==> flow/design.v (excerpt) <==
module reciprocal_float(
    input clk, rst,
    input start,
    input [31:0] x,
    output [31:0] out,
    output done, zero_flag
);
Size in the first run: roughly 1500 cells after synthesis, roughly 69 I/O pins, ~9400 um^2 of cells after synthesis.
make LEC_CHECK=0 ABC_AREA=1 CAP_MARGIN=20 CORE_MARGIN=2 CORE_UTILIZATION=66 CTS_CLUSTER_DIAMETER=356 CTS_CLUSTER_SIZE=98 PLACE_DENSITY=0.4 SETUP_SLACK_MARGIN=-0.61 SLEW_MARGIN=20 TNS_END_PERCENT=5 finish   # period 6.16 ns
run.sh (not shown) runs the stock make flow with config.mk's settings and CLKGATE_MAP_FILE=.
Then changed:
- ABC_AREA: 1 -> default
- CORE_UTILIZATION: 66 -> 40
- CTS_CLUSTER_DIAMETER: 356 -> default
- CTS_CLUSTER_SIZE: 98 -> default
- PLACE_DENSITY: 0.4 -> default
- SETUP_SLACK_MARGIN: -0.61 -> default
- TNS_END_PERCENT: 5 -> default
- clock period: 6.16 -> 3.62 ns (I/O delays scaled with it)
=>
- Now the flow reached the layout checks and failed them: setup timing
- non-clock buffer count goes up by 384
- area after synthesis went down by a few percent
- maximum frequency came out higher slightly
- combinational power went up by well over a third
- worst setup slack loses 2.5 ns
- die area came out higher by well over a third
- first-iteration DRC count is lower by a quarter to a third
- final area is higher by well over a third

========
## oak
reciprocal_float again, from the RTL that the note above started with.
export LEC_CHECK = 0
export ABC_AREA = 1
export CAP_MARGIN = 0
export CORE_ASPECT_RATIO = 1.35
export CORE_MARGIN = 2
export CORE_UTILIZATION = 72
export CTS_CLUSTER_DIAMETER = 59
export MAX_ROUTING_LAYER = met5
export PLACE_DENSITY = 0.65
export SETUP_SLACK_MARGIN = -0.4
export SLEW_MARGIN = 20
export TNS_END_PERCENT = 35
create_clock -name core_clock -period 4.02 [get_ports {clk}]
What the final checks of oak revealed, after a flow that finished every stage, was a layout that fails on negative setup slack.
Inputs modified between oak and pine:
Settings: clearing CTS_CLUSTER_DIAMETER, which used to be 59; swapping -0.4 for 0.13 in SETUP_SLACK_MARGIN; swapping 72 for 61 in CORE_UTILIZATION; clearing ABC_AREA, which used to be 1; swapping 1.35 for 0.73 in CORE_ASPECT_RATIO; swapping 0 for 20 in CAP_MARGIN; swapping 4.02 for 5.26 in the clock period (ns, I/O delays scaled along).
## What came out
- Re number of levels the H-tree was split into: no difference whatsoever between oak and pine.
- Going from oak to pine, combinational cell fraction of total power fell by 8.8 points; synthesized-area fraction occupied by ao, oa, aoi and oai cells rose by 7.7 points; worst path arrival time rose by 1.02 ns; power of the clock network fell by 16%.
- Between oak and pine, the largest stage delay on the critical path is lower for oak.
- The main kind of combinational logic by area comes out AND-OR/OR-AND gates in one run and simple AND/OR/NAND/NOR gates in the other, namely in pine and oak respectively.
- pine vs oak: per-cell routed wire length up by more than 10%
- pine completed end to end; final checks failed (negative setup slack).
- Summary of pine over oak: clock buffer count fell 2; maximum VDD drop has decreased; non-clock buffer count picked up an extra about 30%; sequential share of layout area was more or less identical.
#### Input delta (birch over pine)
Settings: SETUP_SLACK_MARGIN removed (was 0.13); MAX_ROUTING_LAYER removed (was met5); TNS_END_PERCENT removed (was 35); CORE_ASPECT_RATIO removed (was 0.73); PLACE_DENSITY removed (was 0.65); CORE_UTILIZATION changed from 61 to 40; the clock period (ns, I/O delays scaled along) changed from 5.26 to 11.0.
==> comparison <==
Every stage of the flow completed for birch, and the final layout passed the timing, design-rule and antenna checks. Re post-synthesis chip area from yosys: no difference whatsoever between pine and birch. Summary: with pine as the reference, die size in birch moved up by more than half. Between pine and birch, multi-input gate area in the final layout decreased. Compared with pine, birch shows a lower non-clock buffer count.
[inputs] maple vs birch
Settings: an added CTS_CLUSTER_SIZE of 80; an added MIN_ROUTING_LAYER of met2; an added PLACE_DENSITY_LB_ADDON of 0.02.
maple -> birch: final setup violation count delta 0, exact match. Multi-input gate share of the layout cell area: maple vs birch, no meaningful difference. Diff birch -> maple | amount of wire on met3 after detailed routing | up by more than 100%. Relative area change from synthesis to final layout was higher in the run labelled birch. Comparing the two runs side by side, maple comes out behind birch on number of vias after detailed routing. birch → maple: final weighted congestion in routability-driven placement went down by about 0.4%; total power after layout went down 0.0037 mW; final area has remained practically unchanged; first-pass GRT wire length grew by 4.8%; setup slack stayed essentially flat.
### maple -> cedar
Settings: removing MIN_ROUTING_LAYER (formerly met2); setting CORE_ASPECT_RATIO to 0.7 for the first time; removing CTS_CLUSTER_SIZE (formerly 80); removing PLACE_DENSITY_LB_ADDON (formerly 0.02); setting GPL_ROUTABILITY_DRIVEN to 0 for the first time.
Notes after the runs:
- Compared with maple, in cedar total internal power rose 3.2%; largest net degree at the start of global routing higher.
- Going from maple to cedar, buffer count excluding the clock tree in the final layout now sits lower, via count now sits lower.

========
reciprocal_float again, from the RTL that the note above started with.
==> flow/config.mk <==
export PLATFORM = sky130hd
export DESIGN_NAME = reciprocal_float
export DESIGN_NICKNAME = reciprocal_float
export VERILOG_FILES = /design/flow/design.v
export SDC_FILE = /design/flow/constraint.sdc
export NUM_CORES = 4
export LEC_CHECK = 0
export CAP_MARGIN = 20
export CORE_ASPECT_RATIO = 0.5
export CORE_MARGIN = 6
export CORE_UTILIZATION = 40
export CTS_CLUSTER_DIAMETER = 254
export CTS_CLUSTER_SIZE = 100
export SLEW_MARGIN = 20
export TNS_END_PERCENT = 35
==> flow/constraint.sdc <==
create_clock -name core_clock -period 11.0 [get_ports {clk}]
set_input_delay 2.2000 -clock core_clock [delete_from_list [all_inputs] [get_ports {clk}]]
set_output_delay 2.2000 -clock core_clock [all_outputs]
set_load 0.01 [all_outputs]
The starting point completed with no timing, DRC or antenna violations.
==> next run, changes <==
==> flow/config.mk (replaced) <==
export PLATFORM = sky130hd
export DESIGN_NAME = reciprocal_float
export DESIGN_NICKNAME = reciprocal_float
export VERILOG_FILES = /design/flow/design.v
export SDC_FILE = /design/flow/constraint.sdc
export NUM_CORES = 4
export LEC_CHECK = 0
export CAP_MARGIN = 25
export CELL_PAD_IN_SITES_GLOBAL_PLACEMENT = 0
export CORE_ASPECT_RATIO = 0.7
export CORE_MARGIN = 2
export CORE_UTILIZATION = 40
export GPL_ROUTABILITY_DRIVEN = 0
export MAX_ROUTING_LAYER = met4
export MIN_ROUTING_LAYER = met2
export PLACE_DENSITY_LB_ADDON = 0.08
export SETUP_SLACK_MARGIN = -0.57
export SLEW_MARGIN = 25
Outcome: The changed run finished with timing, DRC and antenna clean. Synthesized area does not change. Hold slack improved by 0.0059 ns. Die size falls by 10%. Synthesized cell count does not change. Wire length climbs by 2.7%. Maximum frequency came out lower by 0.75%. Total power hardly moves.
==> next run, changes <==
==> flow/config.mk (replaced) <==
export PLATFORM = sky130hd
export DESIGN_NAME = reciprocal_float
export DESIGN_NICKNAME = reciprocal_float
export VERILOG_FILES = /design/flow/design.v
export SDC_FILE = /design/flow/constraint.sdc
export NUM_CORES = 4
export LEC_CHECK = 0
export CAP_MARGIN = 20
export CORE_MARGIN = 2
export CORE_UTILIZATION = 40
export SLEW_MARGIN = 20
==> flow/constraint.sdc (replaced) <==
create_clock -name core_clock -period 6.48 [get_ports {clk}]
set_input_delay 1.2960 -clock core_clock [delete_from_list [all_inputs] [get_ports {clk}]]
set_output_delay 1.2960 -clock core_clock [all_outputs]
set_load 0.01 [all_outputs]
What happened: The changed run completed without violations. Clock-buffer cell count went up by 1. Synthesized area is unchanged. Total power went up by 66%. Worst hold slack got worse by 0.0091 ns. Synthesized cell count stays the same. Final cell count falls by 1.8%. Final area is about the same. Global-route usage came out lower by 15 points. Clock skew hardly moves. Non-clock buffer count grows by 7. Via count decreases by 28%.
==> next run, changes <==
--- a/flow/config.mk
+++ b/flow/config.mk
@@ -7,5 +7,7 @@
 export LEC_CHECK = 0
+export ABC_AREA = 1
 export CAP_MARGIN = 20
 export CORE_MARGIN = 2
-export CORE_UTILIZATION = 40
+export CORE_UTILIZATION = 66
+export PLACE_DENSITY = 0.37
 export SLEW_MARGIN = 20
==> flow/constraint.sdc (replaced) <==
create_clock -name core_clock -period 3.82 [get_ports {clk}]
set_input_delay 0.7640 -clock core_clock [delete_from_list [all_inputs] [get_ports {clk}]]
set_output_delay 0.7640 -clock core_clock [all_outputs]
set_load 0.01 [all_outputs]
With this change the flow never finished: it broke off in global routing (5_1_grt) on GRT-0232; die size goes down by well over a third; synthesized cell count goes up by well over a third; synthesized area goes up by a few percent.

========
## run 1
Starting RTL as in the previous note.
export LEC_CHECK = 0
export ABC_AREA = 1
export CAP_MARGIN = 0
export CORE_ASPECT_RATIO = 0.73
export CORE_MARGIN = 2
export CORE_UTILIZATION = 72
export CTS_CLUSTER_DIAMETER = 214
export HOLD_SLACK_MARGIN = -0.04
export MAX_ROUTING_LAYER = met5
export PLACE_DENSITY = 0.37
export SLEW_MARGIN = 20
export TNS_END_PERCENT = 35
create_clock -name core_clock -period 9.21 [get_ports {clk}]
Run 1 reached the end of the flow, and the finished layout is clean on the timing, design-rule and antenna checks.
[inputs] run 2 vs run 1
diff --git a/flow/config.mk b/flow/config.mk
--- a/flow/config.mk
+++ b/flow/config.mk
@@ -7,11 +7,9 @@
 export LEC_CHECK = 0
-export ABC_AREA = 1
-export CAP_MARGIN = 0
+export CAP_MARGIN = 20
 export CORE_ASPECT_RATIO = 0.73
 export CORE_MARGIN = 2
-export CORE_UTILIZATION = 72
-export CTS_CLUSTER_DIAMETER = 214
-export HOLD_SLACK_MARGIN = -0.04
+export CORE_UTILIZATION = 61
 export MAX_ROUTING_LAYER = met5
-export PLACE_DENSITY = 0.37
+export PLACE_DENSITY = 0.65
+export SETUP_SLACK_MARGIN = -0.11
 export SLEW_MARGIN = 20
==> flow/constraint.sdc <==
create_clock -name core_clock -period 5.26 [get_ports {clk}]
set_input_delay 1.0520 -clock core_clock [delete_from_list [all_inputs] [get_ports {clk}]]
set_output_delay 1.0520 -clock core_clock [all_outputs]
set_load 0.01 [all_outputs]
==> comparison <==
- Run 2 finished every stage; the final checks, however, were not passed, the failures being negative setup slack.
- Relative to run 1, the mean instance size in the synthesized netlist of run 2 is higher by 2.1 um^2.
- Any difference in final hold slack between run 1 and run 2 is small enough to ignore.
- Combinational logic power, run 2 vs run 1: up by more than a quarter
- Compared with run 1, run 2 shows a cell count that is 15% lower.
What run 3 does differently from run 2 at the input level:
diff --git a/flow/config.mk b/flow/config.mk
--- a/flow/config.mk
+++ b/flow/config.mk
@@ -7,2 +7,3 @@
 export LEC_CHECK = 0
+export ABC_AREA = 1
 export CAP_MARGIN = 20
@@ -10,7 +11,9 @@
 export CORE_MARGIN = 2
-export CORE_UTILIZATION = 61
+export CORE_UTILIZATION = 72
+export CTS_CLUSTER_DIAMETER = 52
+export CTS_CLUSTER_SIZE = 79
 export MAX_ROUTING_LAYER = met5
-export PLACE_DENSITY = 0.65
+export PLACE_DENSITY_LB_ADDON = 0.01
 export SETUP_SLACK_MARGIN = -0.11
 export SLEW_MARGIN = 20
-export TNS_END_PERCENT = 35
+export TNS_END_PERCENT = 90
--- outcome ---
Run 3 completed; timing, DRC and antenna clean. Run 3 vs run 2: post-detailed-route wirelength per cell down. From run 2 to run 3 the numbers moved as follows: clock network area share shows an increase of 0.35 points, overall power consumption now sits higher, floorplan net count rose 34%. Run 3: number of tapcells about 17% below run 2. Diff run 2 -> run 3 | post-synth area from yosys stat | up by a few percent. Delta(total internal power, run 3 - run 2) > 0. Re total CTS buffers: no difference whatsoever between run 2 and run 3. Going from run 2 to run 3, post-synthesis cell count grows by 391.
Input-level comparison between run 4 and run 3:
==> flow/config.mk <==
export PLATFORM = sky130hd
export DESIGN_NAME = reciprocal_float
export DESIGN_NICKNAME = reciprocal_float
export VERILOG_FILES = /design/flow/design.v
export SDC_FILE = /design/flow/constraint.sdc
export NUM_CORES = 4
export LEC_CHECK = 0
export ABC_AREA = 1
export CAP_MARGIN = 20
export CORE_MARGIN = 2
export CORE_UTILIZATION = 72
export SLEW_MARGIN = 20
==> flow/constraint.sdc <==
create_clock -name core_clock -period 2.0 [get_ports {clk}]
set_input_delay 0.4000 -clock core_clock [delete_from_list [all_inputs] [get_ports {clk}]]
set_output_delay 0.4000 -clock core_clock [all_outputs]
set_load 0.01 [all_outputs]
## What came out
- No final results exist for run 4, since it was stopped by error DPL-0038 during detailed placement.
- Relative to run 3, number of placement rows increased by 6 in run 4.
- On area of the synthesized netlist per yosys stat, run 4 and run 3 are neck and neck.
- Summary of run 4 over run 3: die area has remained practically unchanged; horizontal die size has decreased; die span in y has increased.
> inputs changed (run 4 -> run 5)
diff --git a/flow/config.mk b/flow/config.mk
--- a/flow/config.mk
+++ b/flow/config.mk
@@ -9,4 +9,9 @@
 export CAP_MARGIN = 20
+export CORE_ASPECT_RATIO = 1.45
 export CORE_MARGIN = 2
 export CORE_UTILIZATION = 72
-export SLEW_MARGIN = 20
+export CTS_CLUSTER_DIAMETER = 363
+export CTS_CLUSTER_SIZE = 10
+export HOLD_SLACK_MARGIN = 0.28
+export SETUP_SLACK_MARGIN = 0.58
+export SLEW_MARGIN = 35
==> comparison <==
When the final numbers for run 4 and run 5 were put side by side, the standard-cell row count turned out to be greater in run 5.
Status(run 5) = ERROR, stage = detailed placement
Run 5 against run 4: net count after synthesis barely changed, full die area flat, routability-driven placement congestion ratio picked up an extra 0.015, starting density of the core has decreased.
[compare] base=run 4 new=run 5: netlist area before placement ~0 delta, async set-reset flop share out of synthesis essentially unchanged, width of the die -16%.
The inputs of run 6 differ from those of run 5 as listed below.
diff --git a/flow/config.mk b/flow/config.mk
--- a/flow/config.mk
+++ b/flow/config.mk
@@ -9,9 +9,6 @@
 export CAP_MARGIN = 20
-export CORE_ASPECT_RATIO = 1.45
 export CORE_MARGIN = 2
 export CORE_UTILIZATION = 72
-export CTS_CLUSTER_DIAMETER = 363
 export CTS_CLUSTER_SIZE = 10
-export HOLD_SLACK_MARGIN = 0.28
-export SETUP_SLACK_MARGIN = 0.58
-export SLEW_MARGIN = 35
+export SETUP_SLACK_MARGIN = 1.59
+export SLEW_MARGIN = 20
==> flow/constraint.sdc <==
create_clock -name core_clock -period 6.54 [get_ports {clk}]
set_input_delay 1.3080 -clock core_clock [delete_from_list [all_inputs] [get_ports {clk}]]
set_output_delay 1.3080 -clock core_clock [all_outputs]
set_load 0.01 [all_outputs]
==> results <==
- Taking run 5 as the reference, in run 6 proportion of synthesized chip area in sequential cells about even; global placer's final weighted congestion dropped about 1.2%; width of the chip moved up; number of nets at floorplan shows no meaningful change; area of the placeable core saw a decrease.
- Post-synth area from yosys stat: run 5 vs run 6 — no meaningful difference
- Floorplan row count was lower in the run labelled run 6.
- Diff run 5 -> run 6 | die outline height | down by more than 10%
- Side by side, initial cell density of the core turned out higher in run 6 than in run 5.
- Among run 6 and run 5, the run that stopped before the end is run 5, and it is the only one.
- The log for run 5 ends in detailed placement with error DPL-0038, so the run never completed.
- Re I/O pin count: no difference whatsoever between run 5 and run 6.
- Between run 6 and run 5, the die area figures differ only marginally.

========
reciprocal_float again, from the RTL that the note above started with.
## reciprocal_float
module reciprocal_float(
    input clk, rst,
    input start,
    input [31:0] x,
    output [31:0] out,
    output done, zero_flag
);
==> flow/config.mk <==
export PLATFORM = sky130hd
export DESIGN_NAME = reciprocal_float
export DESIGN_NICKNAME = reciprocal_float
export VERILOG_FILES = /design/flow/design.v
export SDC_FILE = /design/flow/constraint.sdc
export NUM_CORES = 4
export LEC_CHECK = 0
export CAP_MARGIN = 20
export CORE_ASPECT_RATIO = 1.03
export CORE_MARGIN = 2
export CORE_UTILIZATION = 34
export CTS_CLUSTER_SIZE = 91
export GPL_ROUTABILITY_DRIVEN = 0
export MAX_ROUTING_LAYER = met4
export MIN_ROUTING_LAYER = met2
export PLACE_DENSITY_LB_ADDON = 0.02
export SETUP_SLACK_MARGIN = 0.55
export SLEW_MARGIN = 20
export TNS_END_PERCENT = 5
==> flow/constraint.sdc <==
create_clock -name core_clock -period 3.8 [get_ports {clk}]
set_input_delay 0.7600 -clock core_clock [delete_from_list [all_inputs] [get_ports {clk}]]
set_output_delay 0.7600 -clock core_clock [all_outputs]
set_load 0.01 [all_outputs]
The starting point finished but failed the layout checks on DRC, setup timing.
Next try:
- CORE_ASPECT_RATIO: 1.03 -> unset
- CORE_UTILIZATION: 34 -> 65
- CTS_CLUSTER_SIZE: 91 -> unset
- GPL_ROUTABILITY_DRIVEN: 0 -> unset
- MAX_ROUTING_LAYER: met4 -> unset
- MIN_ROUTING_LAYER: met2 -> unset
- PLACE_DENSITY_LB_ADDON: 0.02 -> unset
- SETUP_SLACK_MARGIN: 0.55 -> unset
- TNS_END_PERCENT: 5 -> unset
- clock period: 3.8 -> 5.16 ns (I/O delays scaled with it)
With this change the flow reached the layout checks and failed them: setup timing.
Clock-buffer cell count is unchanged.
First-iteration DRC count is lower by 56%.
Maximum frequency is higher by about 2.4%.
Global-route usage is lower by 1.5 points.
Register-to-register slack is better by 1.5 ns.
Final area is lower by 17%.
Power figures rest on the tool's default switching activity, not on a simulated workload.
